## pointwise_layer_stream
module pointwise_layer_stream #(
    parameter DATA_W   = 8,
    parameter ACC_W    = 64,
    parameter CIN      = 16,
    parameter COUT     = 16,
    parameter PAR_CIN       = 8,
    parameter PAR_COUT       = 4
)(
    input  wire clk,
    input  wire reset,
    input  wire [CIN*DATA_W-1:0]  s_axis_tdata,
    input  wire                   s_axis_tvalid,
    output wire                   s_axis_tready,
    output wire [COUT*DATA_W-1:0] m_axis_tdata,
    output wire                   m_axis_tvalid,
    input  wire                   m_axis_tready,
    input  wire                         pw_wr_en,
    input  wire [$clog2(COUT*CIN)-1:0]  pw_wr_addr,
    input  wire signed [DATA_W-1:0]     pw_wr_data,
    output wire o_intr
);
    localparam NUM_CIN_ITER  = (CIN  + PAR_CIN  - 1) / PAR_CIN;
    localparam NUM_COUT_ITER = (COUT + PAR_COUT - 1) / PAR_COUT;
    localparam MAC_LATENCY = 3 + $clog2(PAR_CIN);
    wire                                  acc_clear;
    wire                                  acc_enable;
    wire signed [PAR_COUT*ACC_W-1:0]      acc_out;
    wire signed [CIN*DATA_W-1:0]          feature_full_reg;
    wire signed [PAR_CIN*DATA_W-1:0]      feature_slice;
    wire signed [PAR_COUT*PAR_CIN*DATA_W-1:0] weight_vec_block;
    wire [$clog2(NUM_CIN_ITER)-1:0]       cin_blk_idx;
    wire [$clog2(NUM_COUT_ITER)-1:0]      cout_blk_idx;
    wire signed [COUT*DATA_W-1:0]         fsm_out_vec;
    wire                                  fsm_m_axis_tvalid;
    pointwise_conv1x1_fsm_axis #(
        .DATA_W       (DATA_W),
        .ACC_W        (ACC_W),
        .CIN          (CIN),
        .COUT         (COUT),
        .PAR_CIN      (PAR_CIN),
        .PAR_COUT     (PAR_COUT),
        .MAC_LATENCY  (MAC_LATENCY)
    ) FSM (
        .clk            (clk),
        .reset          (reset),
        .s_axis_tvalid  (s_axis_tvalid),
        .s_axis_tready  (s_axis_tready),
        .m_axis_tvalid  (fsm_m_axis_tvalid),
        .m_axis_tready  (m_axis_tready),
        .feature_vec    (s_axis_tdata),       
        .acc_out        (acc_out),
  ...
For scale: about 4200 flip-flops, ~240000 µm² of cells after synthesis.
make LEC_CHECK=0 CAP_MARGIN=15 CORE_MARGIN=2 CORE_UTILIZATION=72 CTS_CLUSTER_SIZE=63 PLACE_DENSITY=0.67 SETUP_SLACK_MARGIN=1.11 SLEW_MARGIN=10 finish   # period 4.43 ns
run.sh (not shown) runs the stock make flow with config.mk's settings and CLKGATE_MAP_FILE=.
The first run produced a layout that fails on setup timing.
Edit:
- CAP_MARGIN: 15 -> 0
- CTS_CLUSTER_DIAMETER: not set -> 339
- CTS_CLUSTER_SIZE: 63 -> 100
- PLACE_DENSITY: 0.67 -> not set
- SETUP_SLACK_MARGIN: 1.11 -> not set
- SLEW_MARGIN: 10 -> 20
- TNS_END_PERCENT: not set -> 10
- clock period: 4.43 -> 3.17 ns (I/O delays scaled with it)
After rerunning:
- The new run never finished: it broke off in clock tree synthesis on DPL-0033
- die area stays the same
- area after synthesis does not change
- synthesized cell count does not change
Edit:
- CAP_MARGIN: 0 -> 40
- CTS_CLUSTER_DIAMETER: 339 -> 96
- CTS_CLUSTER_SIZE: 100 -> 14
- PLACE_DENSITY: not set -> 0.38
- SETUP_SLACK_MARGIN: not set -> -0.15
- TNS_END_PERCENT: 10 -> not set
- clock period: 3.17 -> 3.7 ns (I/O delays scaled with it)
This time the run aborted during global routing, error DPL-0033.
Synthesized area stays the same.
Die size does not change.
Synthesized cell count stays the same.
Edit:
- CAP_MARGIN: 40 -> 20
- CORE_UTILIZATION: 72 -> 15
- CTS_CLUSTER_DIAMETER: 96 -> not set
- CTS_CLUSTER_SIZE: 14 -> not set
- PLACE_DENSITY: 0.38 -> not set
- SETUP_SLACK_MARGIN: -0.15 -> not set
- clock period: 3.7 -> 12.7 ns (I/O delays scaled with it)
The changed run finished with timing, DRC and antenna clean.
Die size is higher to 4.8 times its value.
Synthesized cell count does not change.
Synthesized area stays the same.
Edit:
- CORE_UTILIZATION: 15 -> 45
- SETUP_SLACK_MARGIN: not set -> -0.2
- clock period: 12.7 -> 5.26 ns (I/O delays scaled with it)
=> Sequential power rises by 140%; non-clock buffer count is higher by 341; die area falls by about 70%; core utilization went up by 33 points; combinational power increases by 140%; clock-buffer cell count decreases by 20; synthesized cell count is unchanged; clock skew came out lower by 76 ps; power rose by about 140%; area after synthesis stays the same; setup slack is worse by 6900 ps.
Edit:
- CORE_UTILIZATION: 45 -> 65
- SETUP_SLACK_MARGIN: -0.2 -> not set
- clock period: 5.26 -> 8.12 ns (I/O delays scaled with it)
Effect: Total power decreases by 37%; design area decreases by 2.5%; routed wire length decreases by 4.1%; sequential share of layout area increases by 1.0 points.

========
pointwise_layer_stream again, from the RTL that the note above started with.
make LEC_CHECK=0 ABC_AREA=1 CAP_MARGIN=30 CELL_PAD_IN_SITES_DETAIL_PLACEMENT=2 CORE_ASPECT_RATIO=0.88 CORE_MARGIN=2 CORE_UTILIZATION=45 CTS_CLUSTER_DIAMETER=25 CTS_CLUSTER_SIZE=38 GPL_ROUTABILITY_DRIVEN=0 GPL_TIMING_DRIVEN=0 HOLD_SLACK_MARGIN=0.16 MIN_ROUTING_LAYER=met2 PLACE_DENSITY_LB_ADDON=0.23 SETUP_SLACK_MARGIN=2.68 SLEW_MARGIN=0 finish   # period 10.0 ns
The starting point died in detailed placement, error DPL-0033.
Next try:
ABC_AREA = default   (was 1)
CAP_MARGIN = 20   (was 30)
CELL_PAD_IN_SITES_DETAIL_PLACEMENT = default   (was 2)
CORE_ASPECT_RATIO = default   (was 0.88)
CORE_UTILIZATION = 43   (was 45)
CTS_CLUSTER_DIAMETER = default   (was 25)
CTS_CLUSTER_SIZE = default   (was 38)
GPL_ROUTABILITY_DRIVEN = default   (was 0)
GPL_TIMING_DRIVEN = default   (was 0)
HOLD_SLACK_MARGIN = default   (was 0.16)
MIN_ROUTING_LAYER = default   (was met2)
PLACE_DENSITY_LB_ADDON = default   (was 0.23)
SETUP_SLACK_MARGIN = default   (was 2.68)
SLEW_MARGIN = 20   (was 0)
clock period = 5.26 ns   (was 10.0 ns; I/O delays follow)
Outcome: With this change the flow completed without violations; synthesized cell count fell by 29%; die area drops by 2.2%; area after synthesis falls by 6.5%.
Next try:
ABC_AREA = 1   (was default)
CORE_UTILIZATION = 65   (was 43)
clock period = 2.89 ns   (was 5.26 ns; I/O delays follow)
Outcome:
- This time the run ran to the end with violations: negative setup slack
- final area is higher by about a fifth
- via count is higher by well over a third
- power is higher to 2.7 times its value
Next try:
CORE_UTILIZATION = 72   (was 65)
CTS_CLUSTER_DIAMETER = 400   (was default)
PLACE_DENSITY_LB_ADDON = 0.02   (was default)
SETUP_SLACK_MARGIN = -0.17   (was default)
clock period = 6.11 ns   (was 2.89 ns; I/O delays follow)
Outcome: With this change the flow went through all stages and came out clean; worst hold slack is better by 120 ps; maximum frequency drops by 16%; final area falls by 10%; register-to-register slack is better by 2400 ps; die area shrinks by about 10%; clock-buffer cell count is lower by 26; total power drops by 61%; non-clock buffer count came out lower by 2684; sequential share of layout area rises by 3.7 points; first-iteration DRC count went up by about 11%; critical path depth goes down by 2.
Power and IR drop assume default switching activity.
